run 1:
==> flow/design.v <==
module maindec(
	input	[ 5:0]	op,
	output			memtoreg, memwrite, branch, alusrc, regdst, regwrite, jump,
	output	[ 1:0]	aluop,
	output			mulORreg, pcORreg, hilo, dstOR31, jr, wehi, welo,
	input [5:0] funct);
	reg 	[ 15:0]	controls;
	assign {regwrite, regdst, alusrc, branch, memwrite, memtoreg, jump, aluop, 
				mulORreg, pcORreg, hilo, dstOR31, jr, wehi, welo} = controls;
	always @(*)
		case(op)
			6'b000000: begin
						  case(funct)
								6'b011001: controls <= 16'b0000000000000011;  
								6'b010010: controls <= 16'b1100000001010000;  
								6'b010000: controls <= 16'b1100000001000000;  
								6'b001000: controls <= 16'b0000000000000100;  
								default:	controls <=   16'b1100000100000000;    
						  endcase
						  end
			6'b100011: controls <= 16'b1010010000000000;  
			6'b101011: controls <= 16'b0010100000000000;  
			6'b000100: controls <= 16'b0001000010000000;  
			6'b001000: controls <= 16'b1010000000000000;  
			6'b000010: controls <= 16'b0000001000000000;  
			6'b000011: controls <= 16'b1000001000101000;  
			default:   controls <= 16'bxxxxxxxxxxxxxxxx;  
		endcase
endmodule
module aludec(
	input		[5:0]	funct,
	input		[1:0]	aluop,
	output reg	[2:0]	alucontrol );
	always @(*)
		case(aluop)
			2'b00: alucontrol <= 3'b010;   
			2'b01: alucontrol <= 3'b110;   
			default: case(funct)           
				6'b100000: alucontrol <= 3'b010;  
				6'b100010: alucontrol <= 3'b110;  
				6'b100100: alucontrol <= 3'b000;  
				6'b100101: alucontrol <= 3'b001;  
				6'b101010: alucontrol <= 3'b111;  
				default:   alucontrol <= 3'bxxx;  
			endcase
		endcase
endmodule
module alu(
	input		[31:0]	a, b, 
	input		[ 2:0]	alucont, 
	output reg	[31:0]	result,
	output			zero );
	wire	[31:0]	b2, sum, slt;
	assign b2 = alucont[2] ? ~b:b; 
	assign sum = a + b2 + alucont[2];
	assign slt = sum[31];
	always@(*)
		case(alucont[1:0])
			2'b00: result <= a & b;
			2'b01: result <= a | b;
			2'b10: result <= sum;
			2'b11: result <= slt;
		endcase
	assign zero = (result == 32'b0);
endmodule
module multiplier(
   input [31:0] a, b,
	output [63:0] c);
	assign c = a * b;
endmodule
module adder(
	input	[31:0]	a, b,
	output	[31:0]	y );
	assign y = a + b;
endmodule
module sl2(
	input	[31:0]	a,
	output	[31:0]	y );
	assign y = {a[29:0], 2'b00};
endmodule
module signext(
	input	[15:0]	a,
	output	[31:0]	y );
	assign y = {{16{a[15]}}, a};
endmodule
module Dreg(
   input clk, reset, we,
	input [31:0] d,
	output reg [31:0] q
);
	always@(posedge clk, posedge reset)
		if(reset) q <= 32'b0;
		else 
				if(we) q <= d;
				else q <= q;
endmodule
module flopr #(parameter WIDTH = 8) (
	input					clk, reset,
	input		[WIDTH-1:0]	d, 
	output reg	[WIDTH-1:0]	q);
	always @(posedge clk, posedge reset)
		if (reset) q <= 0;
		else       q <= d;
endmodule
module mux2 #(parameter WIDTH = 8) (
	input	[WIDTH-1:0]	d0, d1, 
	input				s, 
	output	[WIDTH-1:0]	y );
	assign y = s ? d1 : d0; 
endmodule
module regfile(	
	input			clk, 
	input			we3, 
	input 	[ 4:0]	ra1, ra2, wa3, 
	input	[31:0] 	wd3, 
	output 	[31:0] 	rd1, rd2,
	input	[ 4:0] 	ra4,
	output 	[31:0] 	rd4);
	reg		[31:0]	rf[31:0];
    always @(posedge clk)
        if (we3)
			if (~ wa3[4])
				rf[{0,wa3[3:0]}] <= wd3;
			else
				rf[{1,wa3[3:0]}] <= wd3;
	assign rd1 = (ra1 != 0) ? rf[ra1[4:0]] : 0;
	assign rd2 = (ra2 != 0) ? rf[ra2[4:0]] : 0;
	assign rd4 = (ra4 != 0) ? rf[ra4[4:0]] : 0;
endmodule
module controller(
	input	[5:0]	op, funct,
	input			zero,
	output			memtoreg, memwrite, pcsrc, alusrc, regdst, regwrite, jump,
	output	[2:0]	alucontrol,
	output			mulORreg, pcORreg, hilo, dstOR31, jr, wehi, welo);
	wire	[1:0]	aluop;
	wire			branch;
	maindec	md(op, memtoreg, memwrite, branch, alusrc, regdst, regwrite, jump, aluop,
					mulORreg, pcORreg, hilo, dstOR31, jr, wehi, welo, funct);
	aludec	ad(funct, aluop, alucontrol);
	assign pcsrc = branch & zero;
endmodule
module datapath(
	input			clk, reset, memtoreg, pcsrc, alusrc, regdst, regwrite, jump,
	input	[2:0]	alucontrol,
	output			zero,
	output	[31:0]	pc,
	input	[31:0]	instr,
	output	[31:0]	aluout, writedata,
	input	[31:0]	readdata,
	input	[ 4:0]	dispSel,
	output	[31:0]	dispDat,
	input mulORreg, pcORreg, hilo, dstOR31, jr, wehi, welo);
	wire [4:0]  writereg, writereg_result;
	wire [31:0] pcnext, pcnextbr, pcplus4, pcbranch, signimm, signimmsh, srca, srcb, memtoreg_result;
	wire[63:0] product;
	wire [31:0] outHi, outLo, outHiLo, mulORreg_result, pcORreg_result, jrmux_result;
	flopr #(32) pcreg(clk, reset, jrmux_result, pc);
	adder       pcadd1(pc, 32'b100, pcplus4);
	sl2         immsh(signimm, signimmsh);
	adder       pcadd2(pcplus4, signimmsh, pcbranch);
	mux2 #(32)  pcbrmux(pcplus4, pcbranch, pcsrc, pcnextbr);
	mux2 #(32)  pcmux(pcnextbr, {pcplus4[31:28], instr[25:0], 2'b00}, jump, pcnext);
	mux2 #(32)  JRmux(pcnext, srca, jr, jrmux_result);
	regfile		rf(clk, regwrite, instr[25:21], instr[20:16], writereg, pcORreg_result, srca, writedata, dispSel, dispDat);
	mux2 #(5)	wrmux(instr[20:16], instr[15:11], regdst, writereg_result);
	mux2 #(5)	dst31Mux(writereg_result, 5'd31, dstOR31, writereg);
	mux2 #(32)	resmux(aluout, readdata, memtoreg, memtoreg_result);
	mux2 #(32) mulregMux(memtoreg_result, outHiLo, mulORreg, mulORreg_result);
	mux2 #(32) PCregMux(mulORreg_result, pcplus4, pcORreg, pcORreg_result);
	signext		se(instr[15:0], signimm);
	mux2 #(32)	srcbmux(writedata, signimm, alusrc, srcb);
	alu			alu(srca, srcb, alucontrol, aluout, zero);
	multiplier mul(srca, srcb, product);
	Dreg dhi(clk, reset, wehi, product[63:32], outHi);
	Dreg dlo(clk, reset, welo, product[31:0], outLo);
	mux2 #(32) HiLomux(outHi, outLo, hilo, outHiLo);
endmodule
module mips(
	input        	clk, reset,
	output	[31:0]	pc,
	input 	[31:0]	instr,
	output			memwrite,
	output	[31:0]	aluout, writedata,
	input 	[31:0]	readdata,
	input	[ 4:0]	dispSel,
	output	[31:0]	dispDat );
	wire 			memtoreg, pcsrc, zero, alusrc, regdst, regwrite, jump;
	wire	[2:0] 	alucontrol;
	wire			mulORreg, pcORreg, hilo, dstOR31, jr, wehi, welo;
	controller c(instr[31:26], instr[5:0], zero,
				memtoreg, memwrite, pcsrc,
				alusrc, regdst, regwrite, jump,
				alucontrol,
				mulORreg, pcORreg, hilo, dstOR31, jr, wehi, welo);
	datapath dp(clk, reset, memtoreg, pcsrc,
				alusrc, regdst, regwrite, jump,
				alucontrol, zero, pc, instr, aluout, 
				writedata, readdata, dispSel, dispDat,
				mulORreg, pcORreg, hilo, dstOR31, jr, wehi, welo);
endmodule
clock: 8.54 ns
lec_check: 0
cap_margin: 0
core_aspect_ratio: 0.94
core_margin: 2
core_utilization: 72
cts_cluster_diameter: 64
cts_cluster_size: 58
place_density_lb_addon: 0.01
setup_slack_margin: -0.87
slew_margin: 20
tns_end_percent: 5
run.sh (not shown) runs the stock make flow with config.mk's settings and CLKGATE_MAP_FILE=.
The flow ended early for run 1: it failed with a tool error in detailed placement (3_5_place_dp).
The inputs of run 2 differ from those of run 1 as listed below.
- a change of CTS_CLUSTER_SIZE from 58 to 94
- an added PLACE_DENSITY of 0.39
- a deleted CORE_ASPECT_RATIO that had been 0.94
- a deleted TNS_END_PERCENT that had been 5
- a change of CAP_MARGIN from 0 to 20
- a deleted PLACE_DENSITY_LB_ADDON that had been 0.01
- a change of CTS_CLUSTER_DIAMETER from 64 to 400
- a deleted SETUP_SLACK_MARGIN that had been -0.87
- a change of the clock period (ns, I/O delays scaled along) from 8.54 to 12.3
==> comparison <==
- For run 1, the flow was terminated by a tool error in detailed placement (3_5_place_dp) and produced no final design.
- Run 2 did not run to completion, as it errored out during global routing (5_1_grt).
- Comparing run 2 against run 1, there is no change at all in I/O pin count.
- Diff run 1..run 2 | area share of fa/ha/maj cells after synthesis | unchanged
- Going from run 1 to run 2, floorplan core area flat; die size flat; synthesized cell count flat.
- Re chip area in the Yosys report: no difference whatsoever between run 2 and run 1.
- Looking at run 1 and run 2, the xor/xnor cell area share of the yosys netlist is a wash.
- Of run 2 and run 1, it is run 2 that has the lower width of the chip.
- Delta (run 2 minus run 1): and-or/or-and share of the synthesized area has remained practically unchanged; vertical die size has increased.
diff inputs: run 2 => run 3
- removing PLACE_DENSITY (formerly 0.39)
- changing CORE_UTILIZATION from 72 to 60
- removing CTS_CLUSTER_DIAMETER (formerly 400)
## What came out
- Number of buffers created by CTS is higher on run 3
- Going from run 2 to run 3, core outline area grows by 27000 µm².
- Run 3 reached the end of the flow, and the finished layout is clean on the timing, DRC and antenna checks.
- Run 2 -> run 3: detailed placer's ending HPWL decreased by more than 10%
- Number of placement rows, run 3 vs run 2: up by a little under 10%
- Weighted congestion at the end of routability-driven global placement, run 2 and run 3: larger value in run 2
What run 4 does differently from run 3 at the input level:
- CTS_CLUSTER_SIZE: 94 -> 47
- PLACE_DENSITY: unset -> 0.64
- SETUP_SLACK_MARGIN: unset -> 1.78
- CORE_UTILIZATION: 60 -> 72
- the clock period (ns, I/O delays scaled along): 12.3 -> 6.4
[summary]
Diff run 3 -> run 4: die height has decreased, total of buffers placed on input and output ports essentially unchanged, final weighted congestion of routability-driven global placement went up 0.027, Yosys chip area saw little to no change, floorplan die area decreased by 17% relative to the old numbers. Run 3 → run 4: initial cell density of the core went up, mean instance size in the synthesized netlist neither gained nor lost much, die extent in x went down. Run 4 never completed, since it errored out during detailed placement (3_5_place_dp).
